[flow/design.v]
`timescale 1ns / 1ps
module display7(clk, seg_number, an_number, seg, an, btnU
    );
    input clk, btnU;
    output reg [7:0] seg;
    output reg [3:0] an;
    input wire [3:0] seg_number;
    input wire [1:0] an_number;
    always @ (*)
    begin 
        case(seg_number)
            4'h0: seg = 8'b11000000;
            4'h1: seg = 8'b11111001;
            4'h2: seg = 8'b10100100;
            4'h3: seg = 8'b10110000;
            4'h4: seg = 8'b10011001;
            4'h5: seg = 8'b10010010;
            4'h6: seg = 8'b10000010;
            4'h7: seg = 8'b11111000;
            4'h8: seg = 8'b10000000;
            4'h9: seg = 8'b10010000;
            default: seg = 8'b00000000;
        endcase
        case(an_number)
            2'b00: an = 4'b0111;
            2'b01:
            begin
            an = 4'b1011;
            seg[7] = 0;
            end
            2'b10: an = 4'b1101;
            2'b11: an = 4'b1110;
            default: an = 4'b0000;
        endcase
     end 
endmodule
`timescale 1ns / 1ps
module notes(clk, rst, speaker, signal
    );
    input clk;
    input rst;
    input [1:0] signal;
    output reg speaker;
    reg [3:0] seg_number;
    reg [1:0] an_number;
    reg [7:0] counter;
    always @(posedge clk)
    begin
        if (rst)
        begin
            counter <= 0;
            speaker <= 0;
        end
        else if (signal == 2'b00)
        begin
            counter <= 0;
            speaker <= 0;
        end  
        else if (signal == 2'b01)
        begin
            if(counter==55) counter <= 0; else counter <= counter+1;
            speaker <= counter[5];
        end
        else  
        begin
            if(counter==221) counter <= 0; else counter <= counter+1;
            speaker <= counter[7];
        end
    end
endmodule
`timescale 1ns / 1ps
module randomNumber #(parameter BITS = 5)(
    input clk,
    input rst,
    output reg [4:0] data
    );
   reg [4:0] data_next;
   always @* begin
    data_next[4] = data[4]^data[1];
    data_next[3] = data[3]^data[0];
    data_next[2] = data[2]^data_next[4];
    data_next[1] = data[1]^data_next[3];
    data_next[0] = data[0]^data_next[2];
   end
   always @(posedge clk) begin
    if(rst)
        data <= 5'h1f;
    else
        data <= data_next;
   end
endmodule
`timescale 1ns / 1ps
module clock_1hz(clk, rst, clk_1hz
    );
    input clk;
    input rst;
    output clk_1hz;
    reg clk_1hz;
    reg [12:0] counter;
    always @ (posedge clk)
        if (rst)
            begin
                counter <= 0;
                clk_1hz <= 0;
            end
        else if (counter == 13'd4999)
            begin
                counter <= 0;
                clk_1hz <= 1;
            end
        else
            begin
                clk_1hz <= 0;
                counter <= counter + 1;
            end    
endmodule
`timescale 1ns / 1ps
module clock_500hz(clk, rst, clk_500hz
    );
    input clk;
    input rst;
    output clk_500hz;
    reg clk_500hz;
    reg [3:0] counter;
    always @ (posedge clk)
        begin
            if (rst)
            begin
                counter <= 0;
                clk_500hz <= 0;
            end
            else if (counter == 4'd9)
            begin
                counter <= 0;
                clk_500hz <= 1;
            end
            else
            begin
                clk_500hz <= 0;
                counter <= counter + 1;
            end    
        end
endmodule
`timescale 1ns / 1ps
module bopit(clk, rst, btnR, btnD, btnL, btnU, btnS, sw, seg, an, led, speaker 
    );
    input clk;
    input rst;
    input btnR, btnS, btnD, btnU, btnL;
    input [7:0] sw;
    output reg [7:0] led;
    output [7:0] seg;
    output [3:0] an;
    reg [3:0] seg_number;
    reg [1:0] an_number;
    wire clk_1hz;  
    wire clk_500hz;  
    wire [4:0] randomBop;  
    output wire speaker;
    reg [1:0] signal;  
    reg [7:0] ledCode;
    reg [3:0] bopCode; 
    reg [3:0] ones_seconds;
    reg [3:0] tens_seconds;
    reg [3:0] ones_score;
    reg [3:0] tens_score;
    integer an_toggle;
    integer an_index;
    integer gameOn;
    integer command_type;
    integer command_number;
    integer roundWon;
    integer roundDelay;
    integer fail_count;
    notes bop_notes(
        .clk(clk),
        .rst(rst),
        .signal(signal),
        .speaker(speaker)
    );
    randomNumber randomNum (
        .clk(clk),
        .rst(rst),
        .data(randomBop)
    );
    clock_1hz clock_1 (
		.clk(clk), 
		.rst(rst),
		.clk_1hz(clk_1hz)
	);
    clock_500hz clock_500 (
        .clk(clk),
        .rst(rst),
        .clk_500hz(clk_500hz)
    );
    display7 segmentDisplay (
            .clk(clk), 
            .seg_number(seg_number), 
            .an_number(an_number), 
            .seg(seg), 
            .an(an), 
            .btnU(btnU) 
    );
    always @ (posedge clk)
    if (rst)
    begin
        ones_seconds <= 0;
        tens_seconds <= 0;
        command_type <= 10;
        command_number <= 8;
        an_toggle <= 0;
        an_index <= 0;
        ones_score <= 0;
        tens_score <= 0;
        bopCode <= 0;
        ledCode <= 0;
        gameOn <= 1;
        roundWon <= 0;
        roundDelay <= 0;
        signal <= 0;
        fail_count <= 0;
        seg_number <= 0;
        an_number <= 0;
        led <= 0;
    end
    else
    begin
        if (btnS)
        begin
            roundWon <= 0;
            roundDelay <= 0;
            gameOn <= 1;
            ones_score <= 0;
            tens_score <= 0;
            ones_seconds <= 0;
            tens_seconds <= 0;
            bopCode <= randomBop % 12;
            fail_count <= 0;
        end
        if (!roundWon)
        begin
        case(bopCode)
            0:
            begin  
                if (sw[0])
                begin
                    roundWon <= 1;
                end
                else if(sw[7:0] || btnU || btnL || btnD || btnR)
                begin
                    gameOn <= 0;
                end
            end
            1:
            begin  
                if (sw[1])
                begin
                    roundWon <= 1;
                end
                else if(sw[7:0] || btnU || btnL || btnD || btnR)
                begin
                    gameOn <= 0;
                end
            end
            2:
            begin  
                if (sw[2])
                begin
                    roundWon <= 1;
                end
                else if(sw[7:0] || btnU || btnL || btnD || btnR)
                begin
                    gameOn <= 0;
                end
            end
            3:
            begin  
                if (sw[3])
                begin
                    roundWon <= 1;
                end
                else if(sw[7:0] || btnU || btnL || btnD || btnR)
                begin
                    gameOn <= 0;
                end
            end
            4:
            begin  
                if (sw[4])
                begin
                    roundWon <= 1;
                end
                else if(sw[7:0] || btnU || btnL || btnD || btnR)
                begin
                    gameOn <= 0;
                end
            end
            5:
            begin  
                if (sw[5])
                begin
                    roundWon <= 1;
                end
                else if(sw[7:0] || btnU || btnL || btnD || btnR)
                begin
                    gameOn <= 0;
                end
            end
            6:
            begin  
                if (sw[6])
                begin
                    roundWon <= 1;
                end
                else if(sw[7:0] || btnU || btnL || btnD || btnR)
                begin
                    gameOn <= 0;
                end
            end
            7:
            begin  
                if (sw[7])
                begin
                    roundWon <= 1;
                end
                else if(sw[7:0] || btnU || btnL || btnD || btnR)
                begin
                    gameOn <= 0;
                end
            end
            8:
            begin  
                if (btnU)
                begin
                    roundWon <= 1;
                end
                else if(sw[7:0] || btnU || btnL || btnD || btnR)
                begin
                    gameOn <= 0;
                end
            end
            9:
            begin  
                if (btnR)
                begin
                    roundWon <= 1;
                end
                else if(sw[7:0] || btnU || btnL || btnD || btnR)
                begin
                    gameOn <= 0;
                end
            end
            10:
            begin  
                if (btnD)
                begin
                    roundWon <= 1;
                end
                else if(sw[7:0] || btnU || btnL || btnD || btnR)
                begin
                    gameOn <= 0;
                end
            end
            11:
            begin  
                if (btnL)
                begin
                    roundWon <= 1;
                end
                else if(sw[7:0] || btnU || btnL || btnD || btnR)
                begin
                    gameOn <= 0;
                end
            end
        endcase
        end
        if (clk_1hz && gameOn)
        begin
            if (roundWon)
            begin
                if (roundDelay == 0)
                    signal <= 1;
                if (roundDelay == 1)
                    signal <= 0;
                if (roundDelay == 3)
                begin
                    roundWon <= 0;
                    roundDelay <= 0;
                    bopCode <= randomBop % 12;
                    if (ones_score == 4'b1001)
                    begin
                       ones_score <= 0; 
                       tens_score <= tens_score + 1;
                    end
                    else
                    begin
                       ones_score <= ones_score + 1;
                    end
                end
                else
                begin
                    roundDelay <= roundDelay + 1;
                end
                   ones_seconds <= 0;
                   tens_seconds <= 0;
            end
            else
            begin 
                ones_seconds <= ones_seconds + 1;
                if (ones_seconds == 4'b1001)
                begin
                    ones_seconds <= 0; 
                    tens_seconds <= tens_seconds + 1;
                end
            end
        end
        if (tens_seconds == 4'b0001)
        begin
            ones_seconds <= 0;
            tens_seconds <= 0;
            gameOn <= 0;
        end
        if (clk_500hz && gameOn)  
        begin
            an_index <= an_toggle % 4;
            case(an_index)
                0:
                begin
                    if (bopCode > 4'b0111)  
                    begin
                        seg_number <= 4'b1000;
                        ledCode <= 8'b00000000;
                        led [7:0] <= ledCode [7:0];
                    end
                    else  
                    begin
                        seg_number <= 4'b0101;
                        ledCode <= 8'b00000001 << (bopCode % 8);
                        led [7:0] <= ledCode [7:0];
                    end
                    an_number <= an_index;
                end
                1:
                begin
                    seg_number <= bopCode % 8; 
                    an_number <= an_index;
                end
                2:
                begin
                    seg_number <= tens_seconds;
                    an_number <= an_index;
                end
                3:
                begin
                    seg_number <= ones_seconds;
                    an_number <= an_index;                  
                end
                default:
                begin
                    seg_number <= 0;
                    an_number <= 0;
                end
            endcase
            an_toggle <= an_toggle + 1;
        end
        else if (clk_500hz && !gameOn)
        begin
            if (fail_count != 500)
            begin
                signal <= 2;
                fail_count <= fail_count + 1;
            end
            if (fail_count == 500)
                signal <= 0;
            an_index <= an_toggle % 4;
            case(an_index)
                0:
                begin
                    seg_number <= 0;
                    an_number <= an_index;
                end
                1:
                begin
                    seg_number <= 0;
                    an_number <= an_index;
                end
                2:
                begin
                    seg_number <= tens_score;
                    an_number <= an_index;
                end
                3:
                begin
                    seg_number <= ones_score;
                    an_number <= an_index;                  
                end
                default:
                begin
                    seg_number <= 0;
                    an_number <= 0;
                end
            endcase
            an_toggle <= an_toggle + 1;
        end
    end
endmodule
[flow/run.sh]
#!/bin/bash
# the make line also repeats each setting of config.mk as NAME=value (left out here)
make -C /OpenROAD-flow-scripts/flow DESIGN_CONFIG=/design/flow/config.mk WORK_HOME=/design/flow/orfs CLKGATE_MAP_FILE= finish
[flow/config.mk]
export PLATFORM = sky130hd
export DESIGN_NAME = bopit
export DESIGN_NICKNAME = bopit
export VERILOG_FILES = /design/flow/design.v
export SDC_FILE = /design/flow/constraint.sdc
export NUM_CORES = 4
export LEC_CHECK = 0
export CAP_MARGIN = 15
export CORE_MARGIN = 2
export CORE_UTILIZATION = 59
export GPL_ROUTABILITY_DRIVEN = 0
export PLACE_DENSITY_LB_ADDON = 0.24
export SETUP_SLACK_MARGIN = 0.72
export SLEW_MARGIN = 20
[flow/constraint.sdc]
create_clock -name core_clock -period 2.67 [get_ports {clk}]
set_input_delay 0.5340 -clock core_clock [delete_from_list [all_inputs] [get_ports {clk}]]
set_output_delay 0.5340 -clock core_clock [all_outputs]
set_load 0.01 [all_outputs]
==> changes_impl.md, run 1 <==
## Implementation

* Outcome: failed layout checks
* Blocking Checks: negative setup slack
* Placement Setup Slack at -0.232 ns
* DR WL/cell at 19.8 microns
* Synth Seq Share at 0.425
* Clock Tree Buf Depth at 3
* Power Clock at 3.82 mW
* Worst-skew pair later-pin latency at 0.53 ns
* Switch Pwr at 2.30 mW
* Syn. warnings at 6
* CTS tree: yes
* Yosys aoi share at 0.126
* Die span in y at about 140 microns
* Nets at Floorplan at between 1000 and 1500
* Routed vias/inst at 6.42
* Reg2reg start: gameOn[8]
* # IOs at 36
* Fin area at 15200 sq um
* Dominant combinational family: simple AND/OR/NAND/NOR gates
* Total Wirelength at approximately 35000 microns
* Cell family with most CP delay: simple AND/OR/NAND/NOR gates
* Synth Instances at 1375
* Core Rows at 51
* Critical path required time at 3.08 ns
* HP Start: clock_1.counter[0]
* Capture point of the critical path: seg[0]
* Hold crit path type: register to register
* GR Layer Usage met1 at 0.347
* Max FO, Critical Path at 3
* Clock root cell: clkbuf_16
* PD cells at 589 nW/um^2
* N_diodes at 0
* Rel. slew slack at 0.552
* CP Cell Sequence: nor4_1 -> nand2_1 -> or4_4 -> or3_4 -> a31oi_4 -> inv_2 -> ha_4 -> inv_4 -> nor2_4 -> a41oi_2 -> o21ai_1
* Grt met3 use at 0.0421
* Async SR Flop Fraction at 0
* Top power consumer group: registers
* Worst setup startpoint: gameOn[8]
* Most frequent cell after synthesis: dfxtp_1
* Commonest cells in the synthesized netlist: dfxtp_1, nand2_1, nor2_1, a21oi_1, and2_1
* Buf+Inv Stages, Crit Path at 2
* Worst Tran Pin Value at between 0.6 and 0.7 ns
* Synth cell types at 79
* Setup_tns at -0.506 ns
* DRC at 0
* Die x size at 145 microns
* Internal power at 6.66 mW
* Multiplexer share at 0.0307
* Comb. pwr at 1.30 mW
* Non-Filler Instances at 1779
* Switching Share at 0.257
* Reg power frac at 0.430
* Area of the mapped netlist at 11700 sq um
* Final Setup Violations at 6
* Max Clk Rate at 0.359 GHz
* GR met2 Demand/Resource at 0.425
* Final worst path period share at 1.04
* Setup Crit Path Kind: register to register
* Minimum clock period at 2.78 ns
* Peak supply drop at just over 500 uV
* Worst path arrival time at 3.19 ns
* CP Depth at 11
* FILL cells at 1143
* Commonest flop: dfxtp_1
* Max incr delay on CP at just under 0.6 ns
* Dpl hpwl at 18100 microns
* Clock Skew at 0.00791 ns
* Yosys stat chip area at 11700 sq um
* Area leader share at 0.425
* Area leader, netlist: dfxtp_1
* Core area at 19500 sq um
* First-pass iteration count of the detailed router at 6
* RSZ-0062 raised after global routing: yes
* Final ANT Viol Nets at 0
* Worst Reg-to-Reg Cells at 11
* Hold endpoint: clock_1.counter[0]
* Flip-flops with a built-in enable at 0
* CP max-delay cell: or4_4
* Yosys cell count at 1375
* AND/OR/NAND/NOR Cells, Area Fraction at 0.311
* Initial antenna violation count at 0
* Crit path capture type: register
* Placed cells at 1662
* Layout area overhead at 30.4%
* DP Area at between 10000 and 15000 sq um
* GRT Util Overall at 0.256
* Tool warning count at between 40 and 50
* P_leak at 5.44 nW
* Nets at about 1500
* Reg-to-Reg End: seg[0]
* Num CTS Buffers at 25
* Synth Register Bits at 248
* Final hold violations at 0
* Xor+xnor area frac at 0.0450
* Largest net degree at the start of global routing at 61
* Worst setup margin at -0.114 ns
* Slew Viols, Final at 0
* First-pass GRT wire length at approximately 45000 microns
* Comb power frac at 0.145
* Worst-path clk slew at approximately 0.06 ns
* Gr busiest metal: met2
* Number of global-route vias before repair at approximately 9400
* Post-layout util at 0.783
* Die area at around 21000 sq um
* Flop+latch power at 3.85 mW
* Hold path depth at 1
* GRT overflow at 0
* Clock share of power at 0.426
* Startpoint Class: register
* Clock sink count at 248
* Reg2reg setup slack at -0.11 ns
* PortBufs at 35
* Max Cap Viol at 0
* Synth area leaders: dfxtp_1, nand2_1, and2_1
* Mapped Avg Cell Area at 8.50 sq um
* FA/HA/MAJ Cells, Area Fraction at 0.0236
* Detailed Route Iter0 Violations at roughly 1100
* H-tree depth reported by CTS at 1
* Vias at 11400
* Starting Density at 0.600
-- cell type report --
cell class	instances	area [sq um]	area share
multi-input cells	1030	7270	0.477
flip-flops and latches	248	5040	0.331
repair buffers	162	1570	0.103
clock buffers	33	736	0.0483
well taps	265	332	0.0218
clock inverters	12	173	0.0113
inverters	29	116	0.00764
-- per-layer routing --
| metal | vias up | part of all wire |
|---|---|---|
| li1 | 5199 | - |
| met4 | 0 | 0.043 |
| met1 | 5493 | 0.39 |
| met5 | - | 0 |
| met2 | 590 | 0.49 |
| met3 | 144 | 0.074 |
-- per-stage QoR --
stage | power [mW] | hold WS, ns
CTS | 8.56 | 0.453
global route | 9.20 | 0.471
detailed placement | 4.80 | 0.438
floorplan | 4.53 | 0.418
finish | 8.97 | 0.450
global placement | 4.78 | 0.425
-- timing repair --
action,4_1_cts,5_1_grt
setup buffers,3,51
gates cloned,0,18
hold buffers,0,0
pin swaps,7,90
setup endpoints to repair,196,218
resized,7,254
==> inputs of run 2 (changes only) <==
Settings changed: CAP_MARGIN 15 to 20, CORE_UTILIZATION 59 to 72, GPL_ROUTABILITY_DRIVEN 0 to default, MAX_ROUTING_LAYER from default to met5, PLACE_DENSITY_LB_ADDON 0.24 to default, SETUP_SLACK_MARGIN 0.72 to 1.07.
Clock period 2.67 ns to 7.28 ns, I/O delays scaled along.
==> run 2 against run 1 <==
  * Now clean on timing, DRC and antenna
  * Clock skew rose by 0.0019 ns
  * Sequential share of layout area rose by 5.5 points
  * Final cell count fell by 9.6%
==> changes_impl.md, run 2 <==
## Implementation

* Outcome: complete, no violations
* Top power consumer group: registers
* Core Rows at 46
* Hold crit path type: register to register
* Hold path depth at 2
* Non-Filler Instances at about 1600
* Setup Crit Path Kind: register to register
* Die area at 17300 sq um
* Capture point of the critical path: seg[3]
* Final hold violations at 0
* CP Depth at 11
* Crit path capture type: register
* Fin area at 12900 sq um
* Final ANT Viol Nets at 0
* PortBufs at 35
* Placement Setup Slack at 3.52 ns
* Internal power at 2.24 mW
* Num CTS Buffers at 25
* Flip-flops with a built-in enable at 0
* Max FO, Critical Path at 14
* Worst Reg-to-Reg Cells at 11
* Post-layout util at 0.811
* Clock Tree Buf Depth at 3
* RSZ-0062 raised after global routing: no
* MI comb area at 6280 sq um
* Slew Viols, Final at 0
* Startpoint Class: register
* Reg-to-Reg End: seg[3]
* Final Setup Violations at 0
* Reg area at 4960 sq um
* P_leak at 4.37 nW
* DR WL/cell at 15.7 microns
* Most common cell on crit path: inv_1
* Core area at 15900 sq um
* Commonest flop: dfxtp_1
* Critical path required time at ~7.7 ns
* Comb. pwr at ~240 uW
* Flop+latch power at 1.42 mW
* CP Cell Sequence: inv_1 -> nor2_1 -> nand2_1 -> or3_4 -> a31oi_4 -> inv_1 -> ha_1 -> inv_1 -> nor2_1 -> a41oi_2 -> o21ai_0
* Xor+xnor area frac at 0.0450
* AND/OR/NAND/NOR Cells, Area Fraction at 0.311
* # IOs at 36
* Area of the mapped netlist at around 12000 sq um
* Switch Pwr at 714 uW
* Detailed Route Iter0 Violations at 833
* Async SR Flop Fraction at 0
* Synth area leaders: dfxtp_1, nand2_1, and2_1
* Tool warning count at ~40
* Total power at 2.95 mW
* Comb power frac at 0.081
* Setup_tns at 0 ns
* Synth Instances at 1375
* Commonest cells in the synthesized netlist: dfxtp_1, nand2_1, nor2_1, a21oi_1, and2_1
* PD cells at 229 nW/um^2
* Setup bufs post-CTS at 0
* H-tree depth reported by CTS at 1
* Hold Buf Count CTS at 0
* Worst path arrival time at 3.88 ns
* Largest net degree at the start of global routing at 75
* Nets at Floorplan at 1412
* Rel. slew slack at 0.351
* Nets at 1411
* Routed vias/inst at 6.20
* Synth Register Bits at 248
* Clock share of power at 0.437
* Initial antenna violation count at 0
* Yosys stat chip area at between 10000 and 15000 sq um
* FILL cells at 1070
* Syn. warnings at 6
* DRC at 0
* Worst setup margin at 3.79 ns
* Max Clk Rate at 0.287 GHz
* Synth Seq Share at 0.425
* Worst-skew pair later-pin latency at 0.52 ns
* Final worst path period share at 0.479
* GRT Util Overall at 0.287
* Peak supply drop at around 240 uV
* Clock sink count at 248
* Buf+Inv Stages, Crit Path at 3
* Hold endpoint: led[6]
* HP Start: ledCode[6]
* Vias at 9977
* N_diodes at 0
* Max incr delay on CP at 0.69 ns
* Layout area overhead at 10.2%
* Worst-path clk slew at ~0.060 ns
* First-pass iteration count of the detailed router at 5
* Clock Skew at 0.00981 ns
* Total Wirelength at 25300 microns
* Die x size at 131 microns
* Number of global-route vias before repair at 9006
* Mapped Avg Cell Area at around 8.5 sq um
* Area leader share at 0.425
* Most frequent cell after synthesis: dfxtp_1
* Clock root cell: clkbuf_16
* Reg power frac at 0.482
* Cell family with most CP delay: simple AND/OR/NAND/NOR gates
* Reg2reg start: clock_500.clk_500hz
* Yosys aoi share at 0.126
* Die span in y at 131 microns
* Worst Tran Pin Value at between 0.9 and 1 ns
* Dominant combinational family: simple AND/OR/NAND/NOR gates
* First-pass GRT wire length at 42800 microns
* Multiplexer share at 0.0307
* Yosys cell count at between 1000 and 1500
* FA/HA/MAJ Cells, Area Fraction at 0.0236
* Max Cap Viol at 0
* GP Congestion at roughly 0.89
* Worst setup startpoint: clock_500.clk_500hz
* Synth cell types at ~80
* DP Area at approximately 12000 sq um
* GRT overflow at 0
* Starting Density at 0.736
* Reg2reg setup slack at between 3 and 4 ns
* Power Clock at about 1.3 mW
* Area leader, netlist: dfxtp_1
* CP max-delay cell: nor2_1
* Minimum clock period at approximately 3.5 ns
* Switching Share at 0.242
* Hold slack final at 0.447 ns
* Dpl hpwl at 16400 microns
* Placed cells at 1563
* Post-CTS sizing at 0
* CTS tree: yes
[run 2: layout make-up]
cell class | instances | share of cell area
Sequential cell | 248 | 0.385
Timing Repair Buffer | 45 | 0.0328
Inverter | 29 | 0.00845
Tap cell | 216 | 0.0210
Clock inverter | 10 | 0.00826
Multi-Input combinational cell | 1025 | 0.488
Clock buffer | 36 | 0.0564
[run 2: metal layers]
metal | routed length [microns] | part of all wire | vias up | track usage
li1 | - | - | 4940 | -
met5 | 0 | 0 | - | 0
met3 | 1390 | 0.055 | 40 | 0.0351
met2 | 12000 | 0.48 | 300 | 0.488
met1 | 11400 | 0.45 | 4697 | 0.393
met4 | 483 | 0.019 | 0 | 0.0694
==> inputs of run 3 (changes only) <==
Settings changed: ABC_AREA from default to 0, CORE_UTILIZATION 72 to 70, CTS_CLUSTER_DIAMETER from default to 190, CTS_CLUSTER_SIZE from default to 24, HOLD_SLACK_MARGIN from default to -0.07, MAX_ROUTING_LAYER met5 to default, SETUP_SLACK_MARGIN 1.07 to 0.27.
Clock period 7.28 ns to 2.19 ns, I/O delays scaled along.
==> run 3 against run 2 <==
  * The run now fails in global routing (5_1_grt)
  * Synthesized cell count stayed put
  * Synthesized area unchanged
  * Die size increased by 2.8%
==> changes_impl.md, run 3 <==
## Flow update

* First error: [ERROR GRT-0232] Routing congestion too high. Check the congestion heatmap in the GUI.
* Num CTS Buffers at 14
* Hold Buf Count CTS at 0
* Nets at Floorplan at 1412
* Multiplexer share at 0.0307
* Synth Seq Share at 0.425
* Yosys aoi share at 0.126
* Xor+xnor area frac at 0.0450
* Commonest cells in the synthesized netlist: dfxtp_1, nand2_1, nor2_1, a21oi_1, and2_1
* Yosys stat chip area at 11700 sq um
* Synth Instances at 1375
* Flip-flops with a built-in enable at 0
* Clock sink count at 248
* Clock Tree Buf Depth at 3
* Dominant combinational family: simple AND/OR/NAND/NOR gates
* Outcome: aborted with a tool error
* Area leader, netlist: dfxtp_1
* Async SR Flop Fraction at 0
* GRT Util Overall at 0.879
* Clock root cell: clkbuf_16
* Mapped Avg Cell Area at 8.50 sq um
* # IOs at 36
* PortBufs at 35
* Core area at 16500 sq um
* Syn. warnings at 6
* Yosys cell count at 1375
* Dpl hpwl at 19400 microns
* Commonest flop: dfxtp_1
* GP Congestion at 0.908
* Die area at 17700 sq um
* AND/OR/NAND/NOR Cells, Area Fraction at 0.311
* Failed at: global routing (5_1_grt)
* Synth area leaders: dfxtp_1, nand2_1, and2_1
* Synth cell types at slightly below 80
* H-tree depth reported by CTS at 1
* Core Rows at around 47
* Area leader share at 0.425
* Synth Register Bits at 248
* Area of the mapped netlist at between 10000 and 15000 sq um
* GRT overflow at 437
* FA/HA/MAJ Cells, Area Fraction at 0.0236
* Starting Density at 0.710
* Die span in y at 133 microns
* Most frequent cell after synthesis: dfxtp_1
* Die x size at 133 microns
==> run 3: repair_timing <==
item,CTS
pin swaps,110
resized,200
gates cloned,17
setup endpoints to repair,193
setup buffers,36
==> run 3: per-layer routing <==
metal	global-route usage	overflow
met5	0.203	1
met2	1.05	266
met3	0.726	6
met1	0.859	3
met4	0.968	161
==> run 3: metrics by stage <==
step / std cells / setup WS (ns) / TNS (ns) / area (sq um)
3_5_place_dp: 1713 / -0.593 / -44.35 / 13500
2_1_floorplan: 1375 / -0.448 / -2.25 / 12000
4_1_cts: 1784 / -0.331 / -16.55 / 15200
3_3_place_gp: 1713 / -0.553 / -39.91 / 13500
==> inputs of run 4 (changes only) <==
Settings changed: ABC_AREA 0 to 1, CAP_MARGIN 20 to 0, CELL_PAD_IN_SITES_DETAIL_PLACEMENT from default to 2, CELL_PAD_IN_SITES_GLOBAL_PLACEMENT from default to 1, CORE_UTILIZATION 70 to 17, CTS_CLUSTER_DIAMETER 190 to 307, CTS_CLUSTER_SIZE 24 to default, GPL_ROUTABILITY_DRIVEN from default to 0, HOLD_SLACK_MARGIN -0.07 to default, MIN_ROUTING_LAYER from default to met2, PLACE_DENSITY_LB_ADDON from default to 0.24, SETUP_SLACK_MARGIN 0.27 to 0.39.
Clock period 2.19 ns to 2.87 ns, I/O delays scaled along.
==> run 4 against run 3 <==
  * The run now finishes clean
  * Synthesized area is 11% higher
  * Synthesized cell count is 37% higher
  * Die size went up to 4.4 times the previous value
==> changes_impl.md, run 4 <==
## Implementation

* Clock Skew at slightly below 0.03 ns
* First-pass iteration count of the detailed router at 7
* Tool warning count at 39
* Slew Viols, Final at 0
* Clock root cell: clkbuf_16
* Max Cap Viol at 0
* Mapped Avg Cell Area at 6.88 sq um
* Synth Seq Share at 0.383
* Reg2reg setup slack at 0.61 ns
* Core Rows at 101
* CTS tree: yes
* Minimum clock period at 2.35 ns
* Cell family with most CP delay: buffers and inverters
* Switching Share at 0.287
* CP Cell Sequence: inv_1 -> a21boi_0 -> clkdlybuf4s50_1
* Synth Instances at 1883
* Worst path arrival time at roughly 1.8 ns
* Critical path required time at between 2 and 2.5 ns
* Capture point of the critical path: seg[7]
* Routed vias/inst at 5.95
* Internal power at about 6.4 mW
* RSZ-0062 raised after global routing: no
* Worst Reg-to-Reg Cells at 10
* Rel. slew slack at 0.458
* Total Wirelength at 47100 microns
* Switch Pwr at 2.56 mW
* Starting Density at 0.171
* Yosys stat chip area at 13000 sq um
* FA/HA/MAJ Cells, Area Fraction at 0.0212
* Number of global-route vias before repair at 20400
* Dpl hpwl at 33100 microns
* Most frequent cell after synthesis: nand2_1
* Final Setup Violations at 0
* Hold path depth at 2
* Area of the mapped netlist at 13000 sq um
* PortBufs at 35
* Area leader, netlist: dfxtp_1
* Max FO, Critical Path at 4
* MI comb area at 6940 sq um
* Buf+Inv Stages, Crit Path at 2
* Synth Register Bits at roughly 250
* Total power at a little under 9 mW
* H-tree depth reported by CTS at 2
* Final hold violations at 0
* Worst setup startpoint: an_number[1]
* DP Area at 14300 sq um
* Commonest flop: dfxtp_1
* Crit path capture type: output pin
* Hold Buf Count CTS at 0
* Flip-flops with a built-in enable at 0
* Comb power frac at 0.105
* Initial antenna violation count at 0
* HP Start: rst
* Worst-path clk slew at roughly 0.06 ns
* Reg power frac at 0.403
* Comb. pwr at 933 uW
* GRT Util Overall at 0.178
* Largest net degree at the start of global routing at approximately 44
* Reg area at 4960 sq um
* CP max-delay cell: clkdlybuf4s50_1
* Top power consumer group: the clock network
* Yosys cell count at about 1900
* Layout area overhead at 20.3%
* Async SR Flop Fraction at 0
* Clock Tree Buf Depth at 3
* Max Clk Rate at 0.426 GHz
* Detailed Route Iter0 Violations at ~1800
* Synth cell types at ~46
* # IOs at 36
* Setup_tns at 0 ns
* Hold crit path type: input port to register
* Nets at 1955
* Synth area leaders: dfxtp_1, nand2_1, nor2_1
* Clock sink count at about 250
* Nets at Floorplan at 1920
* Die area at 78400 sq um
* PD cells at 572 nW/um^2
* Fin area at 15600 sq um
* First-pass GRT wire length at 74300 microns
* Worst-skew pair later-pin latency at 0.57 ns
* Vias at roughly 17000
* Setup Crit Path Kind: register to output pin
* Hold endpoint: fail_count[28]
* Syn. warnings at 6
* Dominant combinational family: simple AND/OR/NAND/NOR gates
* Num CTS Buffers at 35
* Clock share of power at 0.492
* Hold slack final at 0.437 ns
* Final ANT Viol Nets at 0
* Die span in y at 280 microns
* Startpoint Class: register
* Peak supply drop at 294 uV
* CP Depth at 3
* Reg2reg start: gameOn[23]
* AND/OR/NAND/NOR Cells, Area Fraction at 0.365
* Max incr delay on CP at 0.57 ns
* DR WL/cell at 16.1 microns
* Power Clock at 4.39 mW
* Worst Tran Pin Value at around 0.81 ns
* Outcome: complete, no violations
* Xor+xnor area frac at 0.0345
* Reg-to-Reg End: roundDelay[3]
* DRC at 0
* Final worst path period share at 0.818
* Commonest cells in the synthesized netlist: nand2_1, nor2_1, dfxtp_1, nand3_1, inv_1
* P_leak at 5.64 nW
* Multiplexer share at 0
* Yosys aoi share at 0.110
* FILL cells at 8920
* Flop+latch power at 3.59 mW
* N_diodes at 0
* Die x size at 280 microns
* GRT overflow at 0
* Core area at ~76000 sq um
* Area leader share at 0.383
==> run 4: stage by stage <==
stage	utilization	setup WS, ns	instances
detailed placement	0.189	0.224	2846
CTS	0.204	0.337	2909
finish	0.206	0.523	2919
global route	0.206	0.392	2919
floorplan	-	1.08	1883
global placement	0.189	0.335	2845
==> run 4: per-layer routing <==
metal  track usage  vias to the layer above  part of all wire
li1              -                     6205                 -
met1             -                     6205                 0
met2         0.213                     4725              0.54
met3         0.244                      230              0.42
met4        0.0324                        5             0.043
met5       0.00750                        -            0.0024
==> run 4: final cells by class <==
class	count	share of cell area
clock buffers	46	0.0614
clock inverters	14	0.0107
inverters	189	0.0456
multi-input cells	1377	0.445
flip-flops and latches	248	0.319
well taps	978	0.0785
repair buffers	67	0.0401
==> run 4: what timing repair did <==
action	CTS	global route
setup endpoints to repair	25	62
cloned	1	2
setup buffers	2	8
pin swaps	1	6
resized	1	9
endpoints found under the hold margin	0	0
==> inputs of run 5 (changes only) <==
Settings changed: ABC_AREA 1 to default, CAP_MARGIN 0 to 15, CELL_PAD_IN_SITES_DETAIL_PLACEMENT 2 to default, CTS_CLUSTER_DIAMETER 307 to 313, MIN_ROUTING_LAYER met2 to met1.
==> run 5 against run 4 <==
  * Hold slack got worse by 0.037 ns
  * Fmax decreased by 9.3%
  * Combinational power decreased by 7.2%
  * Synthesized area decreased by 9.8%
  * Global-route usage decreased by 8.5 points
  * Wire length decreased by 30%
  * Sequential share of layout area increased by 1.3 points
  * Critical path depth increased by 7
  * Count of clock-buffer cells in the layout increased by 4
  * Via count decreased by 42%
  * Register-to-register slack got worse by 0.33 ns
  * Sequential power about the same
==> changes_impl.md, run 5 <==
## Implementation

* Outcome: complete, no violations
* Slew Viols, Final at 0
* Rel. slew slack at 0.564
* Max Clk Rate at slightly below 0.4 GHz
* Worst-path clk slew at 0.06 ns
* Startpoint Class: register
* Layout area overhead at 28.6%
* Switch Pwr at roughly 2.2 mW
* RSZ-0062 raised after global routing: yes
* First-pass iteration count of the detailed router at 6
* Hold slack final at 0.401 ns
* Comb. pwr at between 800 and 900 uW
* Reg2reg start: gameOn[25]
* N_diodes at 0
* Dominant combinational family: simple AND/OR/NAND/NOR gates
* Die span in y at 266 microns
* Worst Tran Pin Value at 0.649 ns
* Reg area at 4980 sq um
* Core area at 68300 sq um
* PortBufs at 35
* Final ANT Viol Nets at 0
* Worst-skew pair later-pin latency at 0.53 ns
* Total Wirelength at ~33000 microns
* Dpl hpwl at 22000 microns
* Xor+xnor area frac at 0.0450
* Async SR Flop Fraction at 0
* DR WL/cell at 13.9 microns
* Flip-flops with a built-in enable at 0
* Power Clock at 4.60 mW
* Vias at 10000
* Reg-to-Reg End: seg[4]
* Internal power at 6.86 mW
* Setup Crit Path Kind: register to register
* Minimum clock period at about 2.6 ns
* Core Rows at 96
* Flop+latch power at 3.60 mW
* Max FO, Critical Path at 14
* Synth area leaders: dfxtp_1, nand2_1, and2_1
* Cell family with most CP delay: simple AND/OR/NAND/NOR gates
* Crit path capture type: register
* Largest net degree at the start of global routing at between 60 and 70
* Multiplexer share at 0.0307
* Die area at around 70000 sq um
* AND/OR/NAND/NOR Cells, Area Fraction at 0.311
* PD cells at between 600 and 700 nW/um^2
* Final hold violations at 0
* Final worst path period share at 0.902
* Worst setup startpoint: gameOn[25]
* DRC at 0
* CP max-delay cell: or4_4
* Commonest cells in the synthesized netlist: dfxtp_1, nand2_1, nor2_1, a21oi_1, and2_1
* Yosys stat chip area at 11700 sq um
* Clock Skew at 0.0118 ns
* Yosys cell count at 1375
* MI comb area at 6520 sq um
* Buf+Inv Stages, Crit Path at 2
* Clock share of power at 0.508
* Hold path depth at 2
* Syn. warnings at 6
* Clock sink count at 248
* Clock root cell: clkbuf_16
* Synth Register Bits at roughly 250
* GRT Util Overall at 0.0932
* # IOs at 36
* Worst path arrival time at 3.02 ns
* Clock Tree Buf Depth at 3
* Peak supply drop at 327 uV
* P_leak at 5.04 nW
* Synth Seq Share at 0.425
* FILL cells at 7384
* Reg2reg setup slack at 0.28 ns
* Final Setup Violations at 0
* Commonest flop: dfxtp_1
* Max Cap Viol at 0
* Total power at just over 9 mW
* Comb power frac at 0.096
* Setup_tns at 0 ns
* First-pass GRT wire length at roughly 54000 microns
* Synth Instances at 1375
* Nets at Floorplan at 1412
* Hold endpoint: ledCode[1]
* Hold crit path type: input port to register
* Area leader share at 0.425
* Top power consumer group: the clock network
* Reg power frac at 0.397
* Routed vias/inst at 4.24
* Tool warning count at 41
* Worst Reg-to-Reg Cells at 10
* Yosys aoi share at 0.126
* Area leader, netlist: dfxtp_1
* Non-Filler Instances at 2364
* Synth cell types at between 70 and 80
* FA/HA/MAJ Cells, Area Fraction at 0.0236
* Nets at between 1000 and 1500
* Hold Buf Count CTS at 0
* Detailed Route Iter0 Violations at just under 500
* Critical path required time at 3.30 ns
* Starting Density at 0.171
* Switching Share at 0.243
* H-tree depth reported by CTS at 2
* Die x size at roughly 270 microns
* CP Depth at 10
* Mapped Avg Cell Area at 8.50 sq um
* Placed cells at 2286
* HP Start: rst
* Area of the mapped netlist at 11700 sq um
* Num CTS Buffers at 34
* Number of global-route vias before repair at 10000
* GRT overflow at 0
* CTS tree: yes
* Capture point of the critical path: seg[4]
* Max incr delay on CP at 0.58 ns
* Initial antenna violation count at 0
* CP Cell Sequence: nor4_4 -> nand2_1 -> or4_4 -> buf_6 -> mux2i_4 -> and2_4 -> inv_1 -> ha_1 -> and2_1 -> o41ai_2
* Most frequent cell after synthesis: dfxtp_1
[run 5: stage by stage]
step	util	area [sq um]	setup slack [ns]
after global routing	0.220	15000	0.142
after global placement	0.196	13400	-0.186
after detailed placement	0.196	13400	-0.0708
after floorplan	-	11700	0.232
after CTS	0.215	14700	0.274
final	0.220	15000	0.282
[run 5: layer usage]
| layer | share of wire | routed length, microns | global-route usage |
|---|---|---|---|
| met5 | 0 | 0 | 0 |
| met4 | 0.020 | 668 | 0.0311 |
| met3 | 0.026 | 866 | 0.0163 |
| met2 | 0.44 | 14500 | 0.149 |
| met1 | 0.51 | 16800 | 0.127 |
[run 5: final cells by class]
type	instances	share of cell area
multi-input combinational	1025	0.434
sequential	248	0.331
tap	882	0.0734
clock buffer	50	0.0715
timing repair buffer	118	0.0710
clock inverter	12	0.0113
inverter	29	0.00724
[run 5: what timing repair did]
item	CTS	global route
pin swaps	3	9
gates cloned	0	2
setup endpoints to repair	90	143
buffers inserted	2	12
gates resized	14	46
==> inputs of run 6 (changes only) <==
Settings changed: ABC_AREA from default to 1, CAP_MARGIN 15 to 20, CELL_PAD_IN_SITES_GLOBAL_PLACEMENT 1 to default, CORE_UTILIZATION 17 to 69, CTS_CLUSTER_DIAMETER 313 to default, GPL_ROUTABILITY_DRIVEN 0 to default, MIN_ROUTING_LAYER met1 to default, PLACE_DENSITY_LB_ADDON 0.24 to default, SETUP_SLACK_MARGIN 0.39 to default.
Clock period 2.87 ns to 6.9 ns, I/O delays scaled along.
==> run 6 against run 5 <==
  * Count of clock-buffer cells in the layout decreased by 15
  * Register-to-register slack improved by 3.6 ns
  * Combinational power decreased by 63%
  * Cell area decreased by 5.9%
  * Final cell count decreased by 9.9%
  * Critical path type is now input port to register
==> changes_impl.md, run 6 <==
## Implementation

* Async SR Flop Fraction at 0
* CP max-delay cell: clkinv_1
* Synth Register Bits at 248
* PortBufs at 35
* Final hold violations at 0
* Max Cap Viol at 0
* DRC at 0
* Reg2reg start: clock_500.clk_500hz
* Worst setup startpoint: rst
* Syn. warnings at 6
* Worst-path clk slew at 0.06 ns
* Vias at 12400
* Routed vias/inst at 5.80
* Final Setup Violations at 0
* DR WL/cell at 14.5 microns
* Number of global-route vias before repair at approximately 11000
* H-tree depth reported by CTS at 1
* Final ANT Viol Nets at 0
* PD cells at 233 nW/um^2
* Peak supply drop at roughly 210 uV
* Flop+latch power at 1.49 mW
* Initial antenna violation count at 0
* Clock Tree Buf Depth at 3
* First-pass GRT wire length at 52000 microns
* Comb. pwr at 317 uW
* Buf+Inv Stages, Crit Path at 5
* Area of the mapped netlist at 13000 sq um
* Xor+xnor area frac at 0.0345
* Power Clock at 1.48 mW
* Startpoint Class: input port
* Final worst path period share at 0.522
* Slew Viols, Final at 0
* Synth Instances at roughly 1900
* Post-layout util at 0.761
* Area leader, netlist: dfxtp_1
* Internal power at 2.45 mW
* Synth cell types at about 46
* Clock Skew at 0.0153 ns
* Flip-flops with a built-in enable at 0
* Top power consumer group: registers
* Core area at 18600 sq um
* Reg-to-Reg End: fail_count[25]
* Capture point of the critical path: seg[6]
* Worst-skew pair later-pin latency at roughly 0.53 ns
* Worst Tran Pin Value at 1.05 ns
* RSZ-0062 raised after global routing: no
* Hold endpoint: roundWon[19]
* Die x size at between 100 and 150 microns
* Minimum clock period at 3.60 ns
* Mapped Avg Cell Area at 6.88 sq um
* Area leader share at 0.383
* Hold path depth at 2
* GP Congestion at 1.02
* Reg power frac at 0.454
* Nets at Floorplan at about 1900
* Clock share of power at 0.450
* Worst setup margin at 3.30 ns
* Num CTS Buffers at 26
* Yosys stat chip area at 13000 sq um
* Nets at 1915
* CP Cell Sequence: buf_4 -> clkinv_1 -> buf_4 -> nand2_1 -> inv_1 -> ha_1 -> inv_1 -> nor2_1 -> nand2_1 -> o21ai_0
* Core Rows at 50
* Largest net degree at the start of global routing at 68
* Cell family with most CP delay: buffers and inverters
* Multiplexer share at 0
* # IOs at 36
* Yosys aoi share at 0.110
* Yosys cell count at between 1500 and 2000
* Crit path capture type: register
* N_diodes at 0
* P_leak at 5.37 nW
* Detailed Route Iter0 Violations at 895
* Tool warning count at ~40
* Total power at 3.29 mW
* Dpl hpwl at 21000 microns
* Setup_tns at 0 ns
* Max FO, Critical Path at 67
* Outcome: complete, no violations
* Most frequent cell after synthesis: nand2_1
* Layout area overhead at 9.16%
* Die span in y at 141 microns
* Worst path arrival time at between 4 and 5 ns
* Critical path required time at 7.31 ns
* Rel. slew slack at 0.299
* Hold Buf Count CTS at 0
* Setup bufs post-CTS at 0
* FA/HA/MAJ Cells, Area Fraction at 0.0212
* Commonest flop: dfxtp_1
* Switch Pwr at 835 uW
* Hold crit path type: register to register
* CP Depth at 10
* First-pass iteration count of the detailed router at 6
* Setup Crit Path Kind: input port to register
* CTS tree: yes
* Dominant combinational family: simple AND/OR/NAND/NOR gates
* Synth Seq Share at 0.383
* Total Wirelength at 30800 microns
* Starting Density at 0.697
* Switching Share at 0.254
* Max Clk Rate at about 0.28 GHz
* Die area at 19900 sq um
* Post-CTS sizing at 0
* Commonest cells in the synthesized netlist: nand2_1, nor2_1, dfxtp_1, nand3_1, inv_1
* Worst Reg-to-Reg Cells at 6
* Reg2reg setup slack at 3.86 ns
* Max incr delay on CP at 0.75 ns
* Hold slack final at 0.447 ns
* GRT overflow at 0
* Comb power frac at 0.096
* GRT Util Overall at 0.307
* Synth area leaders: dfxtp_1, nand2_1, nor2_1
* Placement Setup Slack at approximately 2.8 ns
* Clock root cell: clkbuf_16
* HP Start: roundWon[19]
* Clock sink count at 248
* AND/OR/NAND/NOR Cells, Area Fraction at 0.365
run 6: layout make-up:
| cell class | count | area, sq um |
|---|---|---|
| Timing Repair Buffer | 39 | 390 |
| Clock inverter | 11 | 158 |
| Multi-Input combinational cell | 1374 | 6880 |
| Clock buffer | 35 | 746 |
| Fill cell | 1441 | 4440 |
| Inverter | 189 | 711 |
| Tap cell | 234 | 293 |
| Sequential cell | 248 | 4960 |
run 6: layer usage:
layer / share of wire / track usage / up-vias
li1: - / - / 6178
met1: 0.45 / 0.413 / 5680
met2: 0.46 / 0.525 / 426
met3: 0.064 / 0.0367 / 77
met4: 0.029 / 0.0863 / 0
met5: 0 / 0 / -
run 6: per-stage QoR:
stage	std cells	area (sq um)
detailed placement	2083	13200
global placement	2083	13200
global route	2130	14100
CTS	2129	14100
floorplan	1883	13000
finish	2130	14100
==> inputs of run 7 (changes only) <==
Settings changed: ABC_AREA 1 to default, CORE_UTILIZATION 69 to 72, CTS_CLUSTER_DIAMETER from default to 358, MAX_ROUTING_LAYER from default to met4, SETUP_SLACK_MARGIN from default to -0.53.
Clock period 6.9 ns to 5.8 ns, I/O delays scaled along.
==> run 7 against run 6 <==
  * Die size fell by 13%
  * Count of clock-buffer cells in the layout is 2 lower
  * Wire length is 17% lower
  * Non-clock buffer count grew 5
  * Setup slack got worse by 1.0 ns
  * Largest power group unchanged
==> changes_impl.md, run 7 <==
## Implementation

* Outcome: complete, no violations
* Worst Tran Pin Value at 0.917 ns
* Nets at Floorplan at about 1400
* Largest net degree at the start of global routing at 79
* Commonest flop: dfxtp_1
* Starting Density at 0.736
* Slew Viols, Final at 0
* Synth Seq Share at 0.425
* Tool warning count at 40
* Mapped Avg Cell Area at around 8.5 sq um
* Flip-flops with a built-in enable at 0
* Reg-to-Reg End: fail_count[17]
* Setup bufs post-CTS at 0
* Power Clock at 1.69 mW
* GP Congestion at about 0.9
* Yosys aoi share at 0.126
* Switch Pwr at 917 uW
* DR WL/cell at 15.9 microns
* PD cells at 292 nW/um^2
* First-pass iteration count of the detailed router at 5
* Final ANT Viol Nets at 0
* DRC at 0
* Critical path required time at 6.24 ns
* Commonest cells in the synthesized netlist: dfxtp_1, nand2_1, nor2_1, a21oi_1, and2_1
* GRT overflow at 0
* Final worst path period share at 0.608
* Post-CTS sizing at 0
* Worst-skew pair later-pin latency at 0.54 ns
* CTS tree: yes
* Reg2reg start: gameOn[16]
* Hold Buf Count CTS at 0
* Routed vias/inst at 6.20
* Vias at 9963
* Area leader, netlist: dfxtp_1
* Startpoint Class: register
* Worst-path clk slew at 0.06 ns
* Worst Reg-to-Reg Cells at 7
* Max FO, Critical Path at 17
* Initial antenna violation count at 0
* # IOs at 36
* Total power at 3.78 mW
* FA/HA/MAJ Cells, Area Fraction at 0.0236
* Dominant combinational family: simple AND/OR/NAND/NOR gates
* Hold endpoint: ledCode[5]
* Max Cap Viol at 0
* Xor+xnor area frac at 0.0450
* Area of the mapped netlist at 11700 sq um
* Hold crit path type: register to register
* HP Start: ledCode[5]
* Capture point of the critical path: fail_count[17]
* Layout area overhead at 10.7%
* Num CTS Buffers at 25
* Flop+latch power at 1.79 mW
* Comb power frac at 0.079
* Die span in y at 131 microns
* Clock root cell: clkbuf_16
* Reg2reg setup slack at 2.28 ns
* Detailed Route Iter0 Violations at 745
* RSZ-0062 raised after global routing: no
* Buf+Inv Stages, Crit Path at 1
* N_diodes at 0
* CP Cell Sequence: nor4_1 -> nand2_1 -> or4_1 -> nor3_2 -> buf_4 -> o21ai_0 -> a311oi_1
* Die area at 17300 sq um
* Max incr delay on CP at 0.97 ns
* AND/OR/NAND/NOR Cells, Area Fraction at 0.311
* Setup Crit Path Kind: register to register
* Core area at approximately 16000 sq um
* Comb. pwr at 298 uW
* Multiplexer share at 0.0307
* Hold path depth at 2
* Internal power at 2.86 mW
* Most frequent cell after synthesis: dfxtp_1
* Yosys stat chip area at 11700 sq um
* P_leak at 4.38 nW
* Die x size at 131 microns
* Max Clk Rate at 0.284 GHz
* Worst path arrival time at about 4.0 ns
* Peak supply drop at 298 uV
* Synth cell types at 79
* CP max-delay cell: or4_1
* First-pass GRT wire length at ~44000 microns
* Dpl hpwl at 16600 microns
* PortBufs at 35
* Synth Instances at 1375
* Rel. slew slack at 0.385
* Switching Share at 0.243
* Final hold violations at 0
* Cell family with most CP delay: simple AND/OR/NAND/NOR gates
* Synth Register Bits at around 250
* Clock share of power at 0.448
* Synth area leaders: dfxtp_1, nand2_1, and2_1
* Minimum clock period at 3.52 ns
* Clock sink count at 248
* Yosys cell count at 1375
* Worst setup startpoint: gameOn[16]
* Nets at 1410
* Total Wirelength at 25600 microns
* Setup_tns at 0 ns
* Final Setup Violations at 0
* Async SR Flop Fraction at 0
* Top power consumer group: registers
* Area leader share at 0.425
* GRT Util Overall at 0.301
* Clock Skew at 0.00982 ns
* H-tree depth reported by CTS at 1
* Reg power frac at 0.473
* CP Depth at 7
* Crit path capture type: register
* Clock Tree Buf Depth at 3
* Syn. warnings at 6
* Core Rows at around 46
* Number of global-route vias before repair at 9331
## run 7: stage by stage
stage | cells | area, sq um | hold slack (ns) | setup slack (ns) | utilization
final | 1608 | 12900 | 0.454 | 2.28 | 0.814
after global routing | 1608 | 12900 | 0.470 | 2.08 | 0.814
after global placement | 1562 | 12000 | 0.428 | 2.35 | 0.758
after detailed placement | 1562 | 12000 | 0.444 | 2.34 | 0.758
after floorplan | 1375 | 11700 | 0.418 | 2.96 | -
after CTS | 1608 | 12900 | 0.454 | 2.26 | 0.814
## run 7: routing by layer
layer	vias up	global-route usage	part of all wire
li1	4934	-	-
met2	276	0.501	0.48
met1	4701	0.386	0.44
met5	-	-	0
met3	52	0.0463	0.052
met4	0	0.0815	0.020
## run 7: final cells by class
| type | instances | area [sq um] |
|---|---|---|
| clock inverter | 13 | 173 |
| timing repair buffer | 44 | 415 |
| multi-input combinational | 1025 | 6280 |
| tap | 216 | 270 |
| inverter | 29 | 109 |
| fill | 1075 | 2960 |
| clock buffer | 33 | 716 |
| sequential | 248 | 4960 |
==> inputs of run 8 (changes only) <==
Settings changed: CORE_UTILIZATION 72 to 40, CTS_CLUSTER_DIAMETER 358 to default, MAX_ROUTING_LAYER met4 to default, SETUP_SLACK_MARGIN -0.53 to 0.24.
Clock period 5.8 ns to 3.93 ns, I/O delays scaled along.
==> run 8 against run 7 <==
  * Utilization shrank 35 points
  * Critical endpoint is now seg[3]
  * Critical path type unchanged
  * Clock skew shrank 0.00053 ns
  * Highest routed layer unchanged
  * Sequential power grew 47%
  * Largest power group is now the clock network
==> changes_impl.md, run 8 <==
## Implementation

* Xor+xnor area frac at 0.0450
* Hold crit path type: register to register
* GRT Util Overall at 0.171
* HP Start: clock_1.counter[0]
* Number of global-route vias before repair at 9118
* Outcome: complete, no violations
* Synth Seq Share at 0.425
* Worst Reg-to-Reg Cells at 12
* Die span in y at between 150 and 200 microns
* Setup Crit Path Kind: register to register
* Synth Instances at between 1000 and 1500
* GP Congestion at 0.807
* Clock sink count at 248
* Most frequent cell after synthesis: dfxtp_1
* Clock Skew at 0.00929 ns
* Detailed Route Iter0 Violations at 727
* Async SR Flop Fraction at 0
* Worst Tran Pin Value at 0.898 ns
* Worst path arrival time at 3.52 ns
* Switching Share at 0.240
* CP Depth at 12
* Synth cell types at between 70 and 80
* Capture point of the critical path: seg[3]
* Worst-skew pair later-pin latency at 0.53 ns
* Most common cell on crit path: inv_1
* Layout area overhead at 14.0%
* DP Area at 12300 sq um
* Clock share of power at 0.465
* Tool warning count at 38
* First-pass GRT wire length at 44800 microns
* Nets at Floorplan at between 1000 and 1500
* Routed vias/inst at 5.42
* Rel. slew slack at 0.393
* Power Clock at 2.69 mW
* Core Rows at 62
* Commonest flop: dfxtp_1
* RSZ-0062 raised after global routing: no
* Top power consumer group: the clock network
* Placed cells at about 1700
* CTS tree: yes
* # IOs at 36
* Die area at 30600 sq um
* Starting Density at 0.407
* Yosys stat chip area at 11700 sq um
* Max FO, Critical Path at 15
* Critical path required time at around 4.3 ns
* Area leader, netlist: dfxtp_1
* Post-CTS sizing at 0
* DR WL/cell at 14.5 microns
* Setup bufs post-CTS at 0
* Post-layout util at 0.464
* Internal power at approximately 4.4 mW
* Hold endpoint: clock_1.counter[0]
* Yosys aoi share at 0.126
* Reg2reg setup slack at 0.81 ns
* Worst setup startpoint: gameOn[17]
* Cell family with most CP delay: simple AND/OR/NAND/NOR gates
* DRC at 0
* Final Setup Violations at 0
* Multiplexer share at 0.0307
* N_diodes at 0
* Reg power frac at 0.455
* Final worst path period share at 0.794
* Clock root cell: clkbuf_16
* Syn. warnings at 6
* Area leader share at 0.425
* Mapped Avg Cell Area at ~8.5 sq um
* PortBufs at 35
* Worst-path clk slew at approximately 0.060 ns
* Commonest cells in the synthesized netlist: dfxtp_1, nand2_1, nor2_1, a21oi_1, and2_1
* Hold Buf Count CTS at 0
* H-tree depth reported by CTS at 1
* Reg-to-Reg End: seg[3]
* Max Clk Rate at 0.321 GHz
* Max Cap Viol at 0
* PD cells at ~430 nW/um^2
* Vias at 9723
* Clock Tree Buf Depth at 3
* Synth area leaders: dfxtp_1, nand2_1, and2_1
* First-pass iteration count of the detailed router at 5
* Hold path depth at 1
* CP Cell Sequence: nor4_1 -> nand2_1 -> or4_1 -> buf_4 -> or3_4 -> a31oi_4 -> inv_1 -> ha_1 -> inv_1 -> nor2_1 -> a41oi_2 -> o21ai_0
* Non-Filler Instances at 1794
* Die x size at 175 microns
* Num CTS Buffers at 28
* Setup_tns at 0 ns
* Peak supply drop at approximately 330 uV
* Final hold violations at 0
* Synth Register Bits at 248
* Startpoint Class: register
* Nets at 1425
* AND/OR/NAND/NOR Cells, Area Fraction at 0.311
* Switch Pwr at approximately 1.4 mW
* Flip-flops with a built-in enable at 0
* Core area at 28700 sq um
* P_leak at 4.49 nW
* Minimum clock period at 3.12 ns
* Total Wirelength at between 20000 and 30000 microns
* Area of the mapped netlist at 11700 sq um
* Initial antenna violation count at 0
* Hold slack final at between 0.4 and 0.5 ns
* Slew Viols, Final at 0
* Buf+Inv Stages, Crit Path at 3
* Final ANT Viol Nets at 0
* CP max-delay cell: or4_1
* Comb. pwr at 458 uW
* Crit path capture type: register
* Fin area at approximately 13000 sq um
* Flop+latch power at 2.64 mW
* Reg2reg start: gameOn[17]
* GRT overflow at 0
* Placement Setup Slack at 0.813 ns
* Comb power frac at 0.079
* Total power at 5.79 mW
* Dominant combinational family: simple AND/OR/NAND/NOR gates
* Worst setup margin at 0.810 ns
* Dpl hpwl at around 17000 microns
* FA/HA/MAJ Cells, Area Fraction at 0.0236
* Largest net degree at the start of global routing at 97
* Yosys cell count at between 1000 and 1500
* Max incr delay on CP at 0.56 ns
## run 8: layout make-up
type | count | area (sq um)
Clock buffer | 40 | 827
Sequential cell | 248 | 4960
Fill cell | 2752 | 15400
Multi-Input combinational cell | 1025 | 6280
Inverter | 29 | 109
Timing Repair Buffer | 56 | 518
Tap cell | 384 | 480
Clock inverter | 12 | 146
## run 8: per-layer routing
layer  part of all wire  GRT usage  routed length, microns
met3              0.035     0.0209                     915
met2               0.45      0.278                   11700
met4              0.019     0.0427                     504
met5                  0          0                       0
met1               0.50      0.240                   13000
==> inputs of run 9 (changes only) <==
Settings changed: ABC_AREA from default to 1, CORE_UTILIZATION 40 to 72, CTS_CLUSTER_DIAMETER from default to 398, CTS_CLUSTER_SIZE from default to 10, PLACE_DENSITY from default to 0.37, SETUP_SLACK_MARGIN 0.24 to 0.45, TNS_END_PERCENT from default to 25.
Clock period 3.93 ns to 2.34 ns, I/O delays scaled along.
==> run 9 against run 8 <==
  * Still clean on timing, DRC and antenna
  * Total power is 66% higher
  * Wire length is 41% higher
  * Sequential power is 67% higher
  * Via count is 36% higher
  * Critical path depth is 1 higher
  * Final cell count is 21% higher
  * Fmax is 39% higher
  * Die size is 38% lower
  * Clock power is 42% higher
  * Clock skew is 0.0024 ns higher
  * Flip-flop count stayed put
  * Critical path type unchanged
  * Critical endpoint is now seg[4]
==> changes_impl.md, run 9 <==
## Implementation

* Outcome: complete, no violations
* GR met2 Demand/Resource at 0.602
* Clock Skew at 0.0117 ns
* Nets at Floorplan at roughly 1900
* Worst-path clk slew at 0.06 ns
* Total Wirelength at 36900 microns
* Synth Register Bits at 248
* Detailed Route Iter0 Violations at 1351
* H-tree depth reported by CTS at 1
* Max Cap Viol at 0
* Placed cells at 2099
* Dpl hpwl at 22300 microns
* Die x size at between 100 and 150 microns
* Starting Density at 0.729
* P_leak at 5.75 nW
* CP Depth at 13
* Yosys stat chip area at 13000 sq um
* Largest net degree at the start of global routing at 47
* Worst Reg-to-Reg Cells at 13
* Minimum clock period at 2.25 ns
* DR WL/cell at 17.0 microns
* Vias at 13300
* Core area at 17800 sq um
* Grt met3 use at 0.0523
* CTS tree: yes
* Dominant combinational family: simple AND/OR/NAND/NOR gates
* Clock Tree Buf Depth at 3
* Most frequent cell after synthesis: nand2_1
* Hold Buf Count CTS at 0
* Switch Pwr at 2.58 mW
* Commonest flop: dfxtp_1
* Number of global-route vias before repair at 12100
* Hold slack final at 0.337 ns
* Yosys aoi share at 0.110
* Area leader share at 0.383
* MI comb area at 7330 sq um
* RSZ-0062 raised after global routing: yes
* GRT overflow at 0
* Synth Instances at 1883
* Nets at 1976
* Cell family with most CP delay: simple AND/OR/NAND/NOR gates
* GRT Util Overall at 0.348
* Buf+Inv Stages, Crit Path at 3
* Slew Viols, Final at 0
* Hold crit path type: input port to register
* Internal power at about 7 mW
* Final ANT Viol Nets at 0
* Area leader, netlist: dfxtp_1
* CP max-delay cell: dfxtp_2
* Crit path capture type: register
* # IOs at 36
* Synth area leaders: dfxtp_1, nand2_1, nor2_1
* Setup_tns at 0 ns
* First-pass iteration count of the detailed router at 9
* Num CTS Buffers at 28
* N_diodes at 0
* Layout area overhead at 16.0%
* Hold path depth at 2
* Clock share of power at 0.398
* Hold endpoint: roundDelay[1]
* Final Setup Violations at 0
* AND/OR/NAND/NOR Cells, Area Fraction at 0.365
* Yosys cell count at 1883
* Power Clock at 3.81 mW
* FA/HA/MAJ Cells, Area Fraction at 0.0212
* Top power consumer group: registers
* Max FO, Critical Path at 9
* HP Start: rst
* Tool warning count at roughly 42
* Clock sink count at approximately 250
* Non-Filler Instances at 2168
* Post-layout util at 0.845
* Setup Crit Path Kind: register to register
* Rel. slew slack at 0.513
* Mapped Avg Cell Area at 6.88 sq um
* Die area at 19100 sq um
* Gr busiest metal: met2
* PortBufs at 35
* Reg power frac at 0.460
* Async SR Flop Fraction at 0
* Capture point of the critical path: seg[4]
* First-pass GRT wire length at roughly 57000 microns
* CP Cell Sequence: buf_4 -> nand4_1 -> nand4_1 -> nand3_1 -> nand3_2 -> nand2_4 -> buf_12 -> ha_4 -> inv_2 -> nand3_2 -> nand2_1 -> nand2_1 -> nand2_1
* Worst path arrival time at 2.73 ns
* Reg2reg setup slack at approximately 0.09 ns
* Synth Seq Share at 0.383
* Initial antenna violation count at 0
* GR Layer Usage met1 at 0.441
* Comb. pwr at 1.37 mW
* Peak supply drop at 647 uV
* Switching Share at 0.269
* GP Congestion at between 0.9 and 1
* Multiplexer share at 0
* Die span in y at roughly 140 microns
* Comb power frac at 0.143
* Final worst path period share at 0.961
* Most common cell on crit path: nand2_1
* Flop+latch power at 4.41 mW
* FILL cells at 1073
* Area of the mapped netlist at 13000 sq um
* Worst setup startpoint: an_index[1]
* DRC at 0
* Xor+xnor area frac at 0.0345
* Max Clk Rate at 0.445 GHz
* Routed vias/inst at 6.12
* Startpoint Class: register
* Critical path required time at 2.82 ns
* Clock root cell: clkbuf_16
* Synth cell types at approximately 46
* Reg2reg start: an_index[1]
* Flip-flops with a built-in enable at 0
* Reg-to-Reg End: seg[4]
* Final hold violations at 0
* Commonest cells in the synthesized netlist: nand2_1, nor2_1, dfxtp_1, nand3_1, inv_1
* Worst Tran Pin Value at around 0.73 ns
* Syn. warnings at 6
* PD cells at 638 nW/um^2
* Reg area at 4990 sq um
* Max incr delay on CP at 0.43 ns
* Worst-skew pair later-pin latency at around 0.54 ns
* Core Rows at 49
## run 9: layout make-up
cell class | count | area share
well taps | 229 | 0.0191
inverters | 189 | 0.0480
clock buffers | 30 | 0.0492
flip-flops and latches | 248 | 0.332
multi-input cells | 1377 | 0.488
repair buffers | 95 | 0.0640
## run 9: routing by layer
metal	part of all wire	routed length, microns	vias up
met2	0.48	17600	747
met3	0.082	3030	187
met5	0	0	-
met4	0.051	1870	0
li1	-	-	6270
met1	0.39	14400	6066
## run 9: timing repair
action                     in CTS  in global routing
buffers inserted                9                 24
setup endpoints to repair     114                155
gates cloned                    1                  5
pin swaps                      27                 48
gates resized                  42                101
## run 9: through the flow
step | cell area, sq um | power [mW] | worst slack (ns)
CTS | 14400 | 9.25 | 0.274
floorplan | 13000 | 5.22 | 0.550
global route | 15000 | 9.84 | -0.00170
detailed placement | 13400 | 5.49 | 0.0701
global placement | 13400 | 5.46 | 0.106
finish | 15000 | 9.59 | 0.0912
==> inputs of run 10 (changes only) <==
Settings changed: ABC_AREA 1 to default, CORE_UTILIZATION 72 to 66, CTS_CLUSTER_DIAMETER 398 to default, CTS_CLUSTER_SIZE 10 to default, PLACE_DENSITY 0.37 to default, SETUP_SLACK_MARGIN 0.45 to 0.0, TNS_END_PERCENT 25 to default.
Clock period 2.34 ns to 2.38 ns, I/O delays scaled along.
==> run 10 against run 9 <==
  * The layout now fails its checks (negative setup slack)
  * Sequential power is 2% lower
  * Sequential share of layout area is 1.4 points higher
  * Clock skew is 0.0028 ns higher
  * Non-clock buffer count is 82 higher
  * Global-route usage is 4.3 points lower
  * Critical path type unchanged
  * Largest cell class unchanged
  * Highest routed layer unchanged
==> changes_impl.md, run 10 <==
## Implementation

* Outcome: failed layout checks
* Blocking Checks: negative setup slack
* Dpl hpwl at ~18000 microns
* M1 WL at 12900 microns
* Nets at 1544
* Comb. pwr at around 1.1 mW
* GRT overflow at 0
* Worst-path clk slew at ~0.070 ns
* Final ANT Viol Nets at 0
* Switch Pwr at 2.44 mW
* FA/HA/MAJ Cells, Area Fraction at 0.0236
* Reg power frac at 0.440
* Area leader, netlist: dfxtp_1
* Nets at Floorplan at 1412
* Synth Register Bits at 248
* DR WL/cell at 16.8 microns
* Async SR Flop Fraction at 0
* Die x size at roughly 140 microns
* Initial antenna violation count at 0
* Setup Crit Path Kind: register to register
* Tool warning count at between 40 and 50
* Post-layout util at 0.832
* Vias at between 10000 and 15000
* AND/OR/NAND/NOR Cells, Area Fraction at 0.311
* Top Layer Used: met4
* Worst path arrival time at 3.05 ns
* Num CTS Buffers at 26
* DR WL met3 at 1790 microns
* Internal power at 7.36 mW
* Clock Tree Buf Depth at 3
* Hold path depth at 2
* Reg2reg start: gameOn[0]
* Hold crit path type: input port to register
* CP Cell Sequence: nor4_1 -> nand2_1 -> or4_4 -> or3_4 -> a31oi_4 -> inv_2 -> ha_4 -> inv_2 -> nor2_2 -> a41oi_2 -> o21ai_1
* Dominant combinational family: simple AND/OR/NAND/NOR gates
* Clock Skew at 0.0144 ns
* CTS tree: yes
* Final hold violations at 0
* Number of global-route vias before repair at just over 10000
* Routed vias/inst at about 6.1
* Yosys stat chip area at 11700 sq um
* FILL cells at 1088
* Synth Seq Share at 0.425
* Area of the mapped netlist at between 10000 and 15000 sq um
* N_diodes at 0
* Placement Setup Slack at -0.361 ns
* Largest net degree at the start of global routing at 59
* Flop+latch power at roughly 4.3 mW
* Max incr delay on CP at 0.54 ns
* Slew Viols, Final at 0
* Flip-flops with a built-in enable at 0
* Clock sink count at 248
* Reg2reg setup slack at -0.25 ns
* Core Rows at approximately 48
* Commonest flop: dfxtp_1
* Detailed Route Iter0 Violations at just under 800
* Die span in y at 137 microns
* Layout area overhead at 23.2%
* Hold endpoint: bopCode[1]
* Yosys aoi share at 0.126
* Cell family with most CP delay: simple AND/OR/NAND/NOR gates
* Most common cell on crit path: inv_2
* Startpoint Class: register
* HP Start: rst
* Die area at 18800 sq um
* Final Setup Violations at 34
* GP Congestion at 0.904
* Area leader share at 0.425
* Rel. slew slack at 0.587
* Worst Reg-to-Reg Cells at 11
* Clock root cell: clkbuf_16
* Buf+Inv Stages, Crit Path at 2
* Worst Tran Pin Value at slightly above 0.6 ns
* Max FO, Critical Path at 3
* Xor+xnor area frac at 0.0450
* GRT Util Overall at 0.304
* Most frequent cell after synthesis: dfxtp_1
* Multiplexer share at 0.0307
* Switching Share at 0.249
* Max Cap Viol at 0
* PD cells at just under 700 nW/um^2
* Syn. warnings at 6
* Peak supply drop at 780 uV
* Critical path required time at between 2 and 3 ns
* PortBufs at 35
* Core area at 17300 sq um
* Starting Density at 0.676
* Reg-to-Reg End: seg[3]
* Commonest cells in the synthesized netlist: dfxtp_1, nand2_1, nor2_1, a21oi_1, and2_1
* # IOs at 36
* Hold Buf Count CTS at 0
* DRC at 0
* P_leak at between 5 and 6 nW
* Minimum clock period at 2.63 ns
* Routed wl met2 at 13900 microns
* Capture point of the critical path: seg[3]
* Synth area leaders: dfxtp_1, nand2_1, and2_1
* Worst setup margin at -0.247 ns
* Synth cell types at 79
* Yosys cell count at 1375
* Final worst path period share at 1.10
* H-tree depth reported by CTS at 1
* Comb power frac at 0.115
* Total Wirelength at 29400 microns
* RSZ-0062 raised after global routing: yes
* Power Clock at 4.36 mW
* CP Depth at 11
* Mapped Avg Cell Area at about 8.5 sq um
* Crit path capture type: register
* Max Clk Rate at 0.381 GHz
* Clock share of power at 0.445
* First-pass iteration count of the detailed router at 7
* Worst setup startpoint: gameOn[0]
* First-pass GRT wire length at 47300 microns
* Synth Instances at 1375
* Worst-skew pair later-pin latency at 0.54 ns
* CP max-delay cell: or4_4
* Top power consumer group: the clock network
-- run 10: cell type report --
type | instances | area, sq um | share of cell area
clock buffer | 34 | 762 | 0.0530
clock inverter | 14 | 178 | 0.0123
inverter | 29 | 111 | 0.00774
multi-input combinational | 1025 | 6540 | 0.455
sequential | 248 | 4970 | 0.346
tap | 225 | 282 | 0.0196
timing repair buffer | 177 | 1540 | 0.107
-- run 10: through the flow --
step | power (mW) | hold WS [ns] | cell area, sq um | TNS (ns) | cells
2_1_floorplan | 4.99 | 0.418 | 11700 | -1.00 | 1375
3_3_place_gp | 5.29 | 0.430 | 13000 | -19.75 | 1684
3_5_place_dp | 5.32 | 0.445 | 13000 | -24.56 | 1684
4_1_cts | 9.75 | 0.351 | 14200 | -1.18 | 1743
5_1_grt | 10.1 | 0.411 | 14400 | -11.16 | 1752
6_report | 9.81 | 0.375 | 14400 | -3.47 | 1752
-- run 10: timing repair --
item                                    in CTS  in global routing
gates resized                               38                 43
cloned                                       2                  3
pin swaps                                   19                 16
endpoints found under the setup margin      86                136
setup buffers                               10                  8
-- run 10: per-layer routing --
metal	GRT usage	vias to the layer above
met2	0.514	391
met4	0.0991	0
met1	0.403	5056
li1	-	5202
met3	0.0415	67
met5	0	-
Power is estimated from default activity; no workload was simulated.
